alpha:
// catTrap
module catTrap(Clk, Reset, Down_b, hCount, vCount, rgb, bright, Block_col, Block_row);
	input	Clk, Reset, Down_b;
	input [7:0] Block_col, Block_row;
	reg btn_flag;
	integer i, j;
	reg [6:0] state;
	input [9:0] hCount, vCount;
	reg [83:0] board_map;    
	output reg [11:0] rgb;
	input bright;
	reg [1:0] cat_flag;
	reg [2:0] block_col;
  reg [2:0] block_row;
	reg [2:0] cat_col;
	reg [2:0] cat_row;
	localparam
		START =    7'b1000000,
		PLAY =   7'b0100000,
		GAMEOVER =   7'b0010000,
		GAMEWIN =  7'b0001000,
	WHITE = 12'b1111_1111_1111;
	parameter GRAY = 12'b1010_1010_1010;
	parameter BLACK = 12'b0000_0000_0000;
	parameter RED = 12'b1111_0000_0000;
	parameter ORANGE = 12'b1111_1000_0000;
	parameter GREEN = 12'b0000_1111_0000;
	wire [11:0] color [0:3];
	wire inbound;
	wire box00, box01, box02, box03, box04, box05, box06;
	wire box10, box11, box12, box13, box14, box15, box16;
	wire box20, box21, box22, box23, box24, box25, box26;
	wire box30, box31, box32, box33, box34, box35, box36;
	wire box40, box41, box42, box43, box44, box45, box46;
	wire box50, box51, box52, box53, box54, box55, box56;
	assign color[0] = WHITE;
	assign color[1] = GRAY;
	assign color[2] = ORANGE;
	assign color[3] = BLACK;
	always@ (*)
	begin
    	if(~bright )	 
			rgb = BLACK;
		else if (inbound)
		begin
			if(box00)
				rgb = color[board_map[70 +: 2]];
			else if (box01)
				rgb = color[board_map[72 +: 2]];
			else if (box02)
				rgb = color[board_map[74 +: 2]];
			else if (box03)
				rgb = color[board_map[76 +: 2]];
			else if (box04)
				rgb = color[board_map[78 +: 2]];
			else if (box05)
				rgb = color[board_map[80 +: 2]];
			else if (box06)
				rgb = color[board_map[82 +: 2]];
			else if (box10)
				rgb = color[board_map[56 +: 2]];
			else if (box11)
				rgb = color[board_map[58 +: 2]];
			else if (box12)
				rgb = color[board_map[60 +: 2]];
			else if (box13)
				rgb = color[board_map[62 +: 2]];
			else if (box14)
				rgb = color[board_map[64 +: 2]];
  ...
Settings: LEC_CHECK=0, CAP_MARGIN=40, CELL_PAD_IN_SITES_DETAIL_PLACEMENT=0, CORE_MARGIN=2, CORE_UTILIZATION=52, CTS_CLUSTER_DIAMETER=67, CTS_CLUSTER_SIZE=37, HOLD_SLACK_MARGIN=0.07, MIN_ROUTING_LAYER=met1, SLEW_MARGIN=20, TNS_END_PERCENT=5; clock period 6.8 ns.
run.sh (not shown) runs the stock make flow with config.mk's settings and CLKGATE_MAP_FILE=.
From the logs: alpha reached the end of the flow and failed the layout checks with setup timing.
Setup changes, alpha to beta
- a deleted MIN_ROUTING_LAYER that had been met1
- a deleted CTS_CLUSTER_SIZE that had been 37
- a change of CORE_UTILIZATION from 52 to 66
- an added ABC_AREA of 1
- a deleted CELL_PAD_IN_SITES_DETAIL_PLACEMENT that had been 0
- a change of CAP_MARGIN from 40 to 20
- a deleted CTS_CLUSTER_DIAMETER that had been 67
- a deleted HOLD_SLACK_MARGIN that had been 0.07
- a change of the clock period (ns, I/O delays scaled along) from 6.8 to 4.13
- beta: aborted in global routing (5_1_grt) (tool error)
- [beta vs alpha] die height: lower in beta
- Post-synthesis cell count (beta over alpha): increase, 29%
- The overall die area of beta was superior to that of alpha.

Starting RTL as in the previous note.
Settings: LEC_CHECK=0, ABC_AREA=1, CAP_MARGIN=20, CORE_MARGIN=2, CORE_UTILIZATION=54, SLEW_MARGIN=20; clock period 6.97 ns.
The starting point died in global routing (5_1_grt) with GRT-0232.
Rerun with:
ABC_AREA = default   (was 1)
CORE_UTILIZATION = 51   (was 54)
CTS_CLUSTER_SIZE = 99   (was default)
clock period = 7.01 ns   (was 6.97 ns; I/O delays follow)
After rerunning:
- Now the flow produced a layout that fails on setup timing
- die size goes up slightly
- synthesized cell count goes down by about a fifth
- synthesized area goes down by a few percent
Rerun with:
ABC_AREA = 1   (was default)
CORE_UTILIZATION = 34   (was 51)
CTS_CLUSTER_DIAMETER = 156   (was default)
CTS_CLUSTER_SIZE = 90   (was 99)
clock period = 10.0 ns   (was 7.01 ns; I/O delays follow)
Effect:
- This time the run passed the timing, DRC and antenna checks
- cell area is lower by 9.3%
- wire length is lower by 19%
- synthesized area is higher by 4.6%
- count of clock-buffer cells in the layout is lower by 3
- cell count is higher by 24%
- worst hold slack got worse by 41 ps

catTrap again, from the RTL that the note above started with.
export LEC_CHECK = 0
export ABC_AREA = 1
export CAP_MARGIN = 20
export CORE_ASPECT_RATIO = 1.3
export CORE_MARGIN = 2
export CORE_UTILIZATION = 26
export CTS_CLUSTER_DIAMETER = 296
export SLEW_MARGIN = 15
create_clock -name core_clock -period 10.0 [get_ports {Clk}]
The baseline ran to the end with no violations.
Edit:
- CORE_ASPECT_RATIO: 1.3 -> not set
- CORE_UTILIZATION: 26 -> 72
- CTS_CLUSTER_DIAMETER: 296 -> not set
- SLEW_MARGIN: 15 -> 20
- TNS_END_PERCENT: not set -> 100
- clock period: 10.0 -> 6.2 ns (I/O delays scaled with it)
What happened: The new run failed in clock tree synthesis (4_1_cts) (DPL-0038). Synthesized cell count is unchanged. Synthesized area is unchanged. Die area falls by well over a third.
Edit:
- ABC_AREA: 1 -> not set
- CORE_UTILIZATION: 72 -> 28
- TNS_END_PERCENT: 100 -> not set
- clock period: 6.2 -> 9.63 ns (I/O delays scaled with it)
Outcome: The new run passed the timing, DRC and antenna checks. Die size grows by well over a third. Synthesized cell count drops by about a fifth. Synthesized area drops by a few percent.
Edit:
- CORE_UTILIZATION: 28 -> 58
- clock period: 9.63 -> 5.44 ns (I/O delays scaled with it)
After rerunning: This time the run did not get past global routing (5_1_grt), error GRT-0232. Die size is lower by 51%. Area after synthesis is unchanged. Synthesized cell count does not change.
Edit:
- CORE_ASPECT_RATIO: not set -> 1.3
- CORE_UTILIZATION: 58 -> 59
- CTS_CLUSTER_DIAMETER: not set -> 296
- SLEW_MARGIN: 20 -> 15
- clock period: 5.44 -> 10.0 ns (I/O delays scaled with it)
=> The new run ended with an error in global routing (5_1_grt) with GRT-0116. Synthesized cell count does not change. Die size went down slightly. Area after synthesis is unchanged.

Starting RTL as in the previous note.
export LEC_CHECK = 0
export ABC_AREA = 1
export CAP_MARGIN = 40
export CELL_PAD_IN_SITES_DETAIL_PLACEMENT = 0
export CORE_MARGIN = 2
export CORE_UTILIZATION = 39
export CTS_CLUSTER_DIAMETER = 67
export CTS_CLUSTER_SIZE = 37
export HOLD_SLACK_MARGIN = 0.07
export MIN_ROUTING_LAYER = met1
export PLACE_DENSITY_LB_ADDON = 0.04
export SLEW_MARGIN = 20
create_clock -name core_clock -period 6.8 [get_ports {Clk}]
The first run ran to the end with violations: setup timing.
Change:
--- a/flow/config.mk
+++ b/flow/config.mk
@@ -8 +7,0 @@
-export ABC_AREA = 1
@@ -12,2 +11,2 @@
-export CORE_UTILIZATION = 39
-export CTS_CLUSTER_DIAMETER = 67
+export CORE_UTILIZATION = 66
+export CTS_CLUSTER_DIAMETER = 214
@@ -17 +15,0 @@
-export PLACE_DENSITY_LB_ADDON = 0.04
@@ -18,0 +17 @@
+export TNS_END_PERCENT = 5
==> flow/constraint.sdc (replaced) <==
create_clock -name core_clock -period 7.06 [get_ports {Clk}]
set_input_delay 1.4120 -clock core_clock [delete_from_list [all_inputs] [get_ports {Clk}]]
set_output_delay 1.4120 -clock core_clock [all_outputs]
set_load 0.01 [all_outputs]
This time the run never finished: it broke off in global routing; die size drops by well over a third; synthesized cell count fell by about a fifth; synthesized area decreases by a few percent.
Change:
--- a/flow/config.mk
+++ b/flow/config.mk
@@ -11,2 +11,2 @@
-export CORE_UTILIZATION = 66
-export CTS_CLUSTER_DIAMETER = 214
+export CORE_UTILIZATION = 60
+export CTS_CLUSTER_DIAMETER = 216
@@ -14 +14 @@
-export HOLD_SLACK_MARGIN = 0.07
+export HOLD_SLACK_MARGIN = -0.09
==> flow/constraint.sdc (replaced) <==
create_clock -name core_clock -period 6.8 [get_ports {Clk}]
set_input_delay 1.3600 -clock core_clock [delete_from_list [all_inputs] [get_ports {Clk}]]
set_output_delay 1.3600 -clock core_clock [all_outputs]
set_load 0.01 [all_outputs]
Result: The new run did not get past global routing (GRT-0232). Area after synthesis does not change. Die area went up by about 10%. Synthesized cell count does not change.
Change:
==> flow/config.mk (replaced) <==
export PLATFORM = sky130hd
export DESIGN_NAME = catTrap
export DESIGN_NICKNAME = catTrap
export VERILOG_FILES = /design/flow/design.v
export SDC_FILE = /design/flow/constraint.sdc
export NUM_CORES = 4
export LEC_CHECK = 0
export CAP_MARGIN = 20
export CORE_MARGIN = 2
export CORE_UTILIZATION = 30
export SLEW_MARGIN = 20
==> flow/constraint.sdc (replaced) <==
create_clock -name core_clock -period 10.0 [get_ports {Clk}]
set_input_delay 2.0000 -clock core_clock [delete_from_list [all_inputs] [get_ports {Clk}]]
set_output_delay 2.0000 -clock core_clock [all_outputs]
set_load 0.01 [all_outputs]
The new run ran to the end with no violations.
Area after synthesis is unchanged.
Die area rises by well over a third.
Synthesized cell count stays the same.

## cedar
Starting RTL as in the previous note.
## catTrap
module catTrap(Clk, Reset, Down_b, hCount, vCount, rgb, bright, Block_col, Block_row);
	input	Clk, Reset, Down_b;
	input [7:0] Block_col, Block_row;
	reg btn_flag;
	integer i, j;
	reg [6:0] state;
	input [9:0] hCount, vCount;
	reg [83:0] board_map;    
	output reg [11:0] rgb;
	input bright;
	reg [1:0] cat_flag;
	reg [2:0] block_col;
  reg [2:0] block_row;
	reg [2:0] cat_col;
	reg [2:0] cat_row;
	localparam
		START =    7'b1000000,
		PLAY =   7'b0100000,
		GAMEOVER =   7'b0010000,
		GAMEWIN =  7'b0001000,
	WHITE = 12'b1111_1111_1111;
	parameter GRAY = 12'b1010_1010_1010;
	parameter BLACK = 12'b0000_0000_0000;
	parameter RED = 12'b1111_0000_0000;
	parameter ORANGE = 12'b1111_1000_0000;
	parameter GREEN = 12'b0000_1111_0000;
	wire [11:0] color [0:3];
	wire inbound;
	wire box00, box01, box02, box03, box04, box05, box06;
	wire box10, box11, box12, box13, box14, box15, box16;
	wire box20, box21, box22, box23, box24, box25, box26;
	wire box30, box31, box32, box33, box34, box35, box36;
	wire box40, box41, box42, box43, box44, box45, box46;
	wire box50, box51, box52, box53, box54, box55, box56;
	assign color[0] = WHITE;
	assign color[1] = GRAY;
	assign color[2] = ORANGE;
	assign color[3] = BLACK;
  ...
export LEC_CHECK = 0
export CAP_MARGIN = 40
export CELL_PAD_IN_SITES_DETAIL_PLACEMENT = 0
export CORE_ASPECT_RATIO = 0.7
export CORE_MARGIN = 2
export CORE_UTILIZATION = 21
export CTS_CLUSTER_DIAMETER = 379
export CTS_CLUSTER_SIZE = 55
export MIN_ROUTING_LAYER = met2
export PLACE_DENSITY_LB_ADDON = 0.04
export SETUP_SLACK_MARGIN = 0.81
export SLEW_MARGIN = 10
create_clock -name core_clock -period 6.2 [get_ports {Clk}]
cedar did not make it past 5_1_grt, where a tool error ended it.
The following lists how pepper was set up differently from cedar:
# cedar
export LEC_CHECK = 0
export CAP_MARGIN = 40
export CELL_PAD_IN_SITES_DETAIL_PLACEMENT = 0
export CORE_ASPECT_RATIO = 0.7
export CORE_MARGIN = 2
export CORE_UTILIZATION = 21
export CTS_CLUSTER_DIAMETER = 379
export CTS_CLUSTER_SIZE = 55
export MIN_ROUTING_LAYER = met2
export PLACE_DENSITY_LB_ADDON = 0.04
export SETUP_SLACK_MARGIN = 0.81
export SLEW_MARGIN = 10
create_clock -name core_clock -period 6.2 [get_ports {Clk}]
# pepper
export LEC_CHECK = 0
export CAP_MARGIN = 40
export CELL_PAD_IN_SITES_DETAIL_PLACEMENT = 0
export CORE_MARGIN = 2
export CORE_UTILIZATION = 40
export CTS_CLUSTER_DIAMETER = 67
export CTS_CLUSTER_SIZE = 37
export HOLD_SLACK_MARGIN = 0.07
export MIN_ROUTING_LAYER = met1
export PLACE_DENSITY_LB_ADDON = 0.04
export SETUP_SLACK_MARGIN = 1.95
export SLEW_MARGIN = 20
create_clock -name core_clock -period 6.8 [get_ports {Clk}]
--- outcome ---
pepper had finished all stages when the layout checks came back failing, citing setup timing.
Delta (pepper minus cedar): synthesized area was more or less identical; share of flip-flops with an asynchronous set or reset was more or less identical.
Taking pepper over cedar, the count of placed standard cells including taps ratio works out to 0.814.
In pepper the post-placement cell area turned out about 11% lower than in cedar.
Row count: pepper < cedar
Floorplan-stage core utilization: higher on pepper
What fjord does differently from pepper at the input level:
# pepper
export LEC_CHECK = 0
export CAP_MARGIN = 40
export CELL_PAD_IN_SITES_DETAIL_PLACEMENT = 0
export CORE_MARGIN = 2
export CORE_UTILIZATION = 40
export CTS_CLUSTER_DIAMETER = 67
export CTS_CLUSTER_SIZE = 37
export HOLD_SLACK_MARGIN = 0.07
export MIN_ROUTING_LAYER = met1
export PLACE_DENSITY_LB_ADDON = 0.04
export SETUP_SLACK_MARGIN = 1.95
export SLEW_MARGIN = 20
create_clock -name core_clock -period 6.8 [get_ports {Clk}]
# fjord
export LEC_CHECK = 0
export ABC_AREA = 1
export CAP_MARGIN = 0
export CELL_PAD_IN_SITES_DETAIL_PLACEMENT = 0
export CORE_MARGIN = 2
export CORE_UTILIZATION = 72
export CTS_CLUSTER_DIAMETER = 67
export CTS_CLUSTER_SIZE = 86
export HOLD_SLACK_MARGIN = 0.07
export MIN_ROUTING_LAYER = met1
export PLACE_DENSITY_LB_ADDON = 0.3
export SLEW_MARGIN = 20
create_clock -name core_clock -period 5.05 [get_ports {Clk}]
--- outcome ---
STATUS run=pepper STAGES=ALL_DONE FINAL_CHECKS=FAILED CAUSE=setup timing. fjord did not finish: a tool error stopped it during 4_1_cts. Compared with pepper, fjord shows a mean area per synthesized cell that is 1.2 sq um lower. Looking at post-place instance area, fjord sits above pepper. Diff pepper -> fjord | summed instance area of the synthesized netlist | up by a few percent. As of fjord, post-DP HPWL had fallen by a few percent compared to pepper. Compared with pepper, fjord shows sequential share of the synthesized area lower by 0.64 points.
For raven, these inputs were changed with respect to fjord:
# fjord
export LEC_CHECK = 0
export ABC_AREA = 1
export CAP_MARGIN = 0
export CELL_PAD_IN_SITES_DETAIL_PLACEMENT = 0
export CORE_MARGIN = 2
export CORE_UTILIZATION = 72
export CTS_CLUSTER_DIAMETER = 67
export CTS_CLUSTER_SIZE = 86
export HOLD_SLACK_MARGIN = 0.07
export MIN_ROUTING_LAYER = met1
export PLACE_DENSITY_LB_ADDON = 0.3
export SLEW_MARGIN = 20
create_clock -name core_clock -period 5.05 [get_ports {Clk}]
# raven
export LEC_CHECK = 0
export ABC_AREA = 1
export CAP_MARGIN = 20
export CORE_MARGIN = 2
export CORE_UTILIZATION = 70
export PLACE_DENSITY_LB_ADDON = 0.01
export SLEW_MARGIN = 20
create_clock -name core_clock -period 5.18 [get_ports {Clk}]
Findings:
raven: it failed with a tool error in 4_1_cts, so there are no final results.
Reported for fjord and raven, average cell area after synthesis turned out identical to the last digit.
Per the comparison of raven with fjord, vertical die size moved up, area of the core region moved up.
Input changes introduced in onyx (baseline for comparison: raven):
# raven
export LEC_CHECK = 0
export ABC_AREA = 1
export CAP_MARGIN = 20
export CORE_MARGIN = 2
export CORE_UTILIZATION = 70
export PLACE_DENSITY_LB_ADDON = 0.01
export SLEW_MARGIN = 20
create_clock -name core_clock -period 5.18 [get_ports {Clk}]
# onyx
export LEC_CHECK = 0
export CAP_MARGIN = 20
export CORE_MARGIN = 2
export CORE_UTILIZATION = 30
export SLEW_MARGIN = 20
create_clock -name core_clock -period 9.63 [get_ports {Clk}]
### Flow results
- onyx completed; timing, DRC and antenna clean
- Looking at cell count in the Yosys report, onyx sits 728 lower than raven does.
- onyx: horizontal die dimension is 48% higher than what raven reported.
- Summary of onyx over raven: total die size now larger, fraction of the mapped netlist area in compound gates now larger, detailed placement HPWL now larger, instance count of the mapped netlist now smaller, post-synthesis chip area from yosys now smaller.
- Compared onyx vs raven, and post-synthesis simple-gate area fraction is down in onyx.
- Comparing total instance count after detailed placement for onyx and raven, the smaller number came from onyx.
- The final weighted congestion in routability-driven placement in onyx was lower than what raven gave.
Edits applied to the flow inputs when going from onyx to garnet:
# onyx
export LEC_CHECK = 0
export CAP_MARGIN = 20
export CORE_MARGIN = 2
export CORE_UTILIZATION = 30
export SLEW_MARGIN = 20
create_clock -name core_clock -period 9.63 [get_ports {Clk}]
# garnet
export LEC_CHECK = 0
export CAP_MARGIN = 0
export CELL_PAD_IN_SITES_GLOBAL_PLACEMENT = 2
export CORE_MARGIN = 2
export CORE_UTILIZATION = 30
export CTS_CLUSTER_SIZE = 15
export SLEW_MARGIN = 20
export TNS_END_PERCENT = 90
create_clock -name core_clock -period 10.0 [get_ports {Clk}]
[summary]
Compared with onyx, garnet shows a higher number of antenna violations at the first check in global routing. onyx → garnet: post-layout worst setup margin fell by 0.049 ns; first-iteration DRC count fell by 808; final cell count rose by 27. Routed wire in garnet totals more than in onyx.
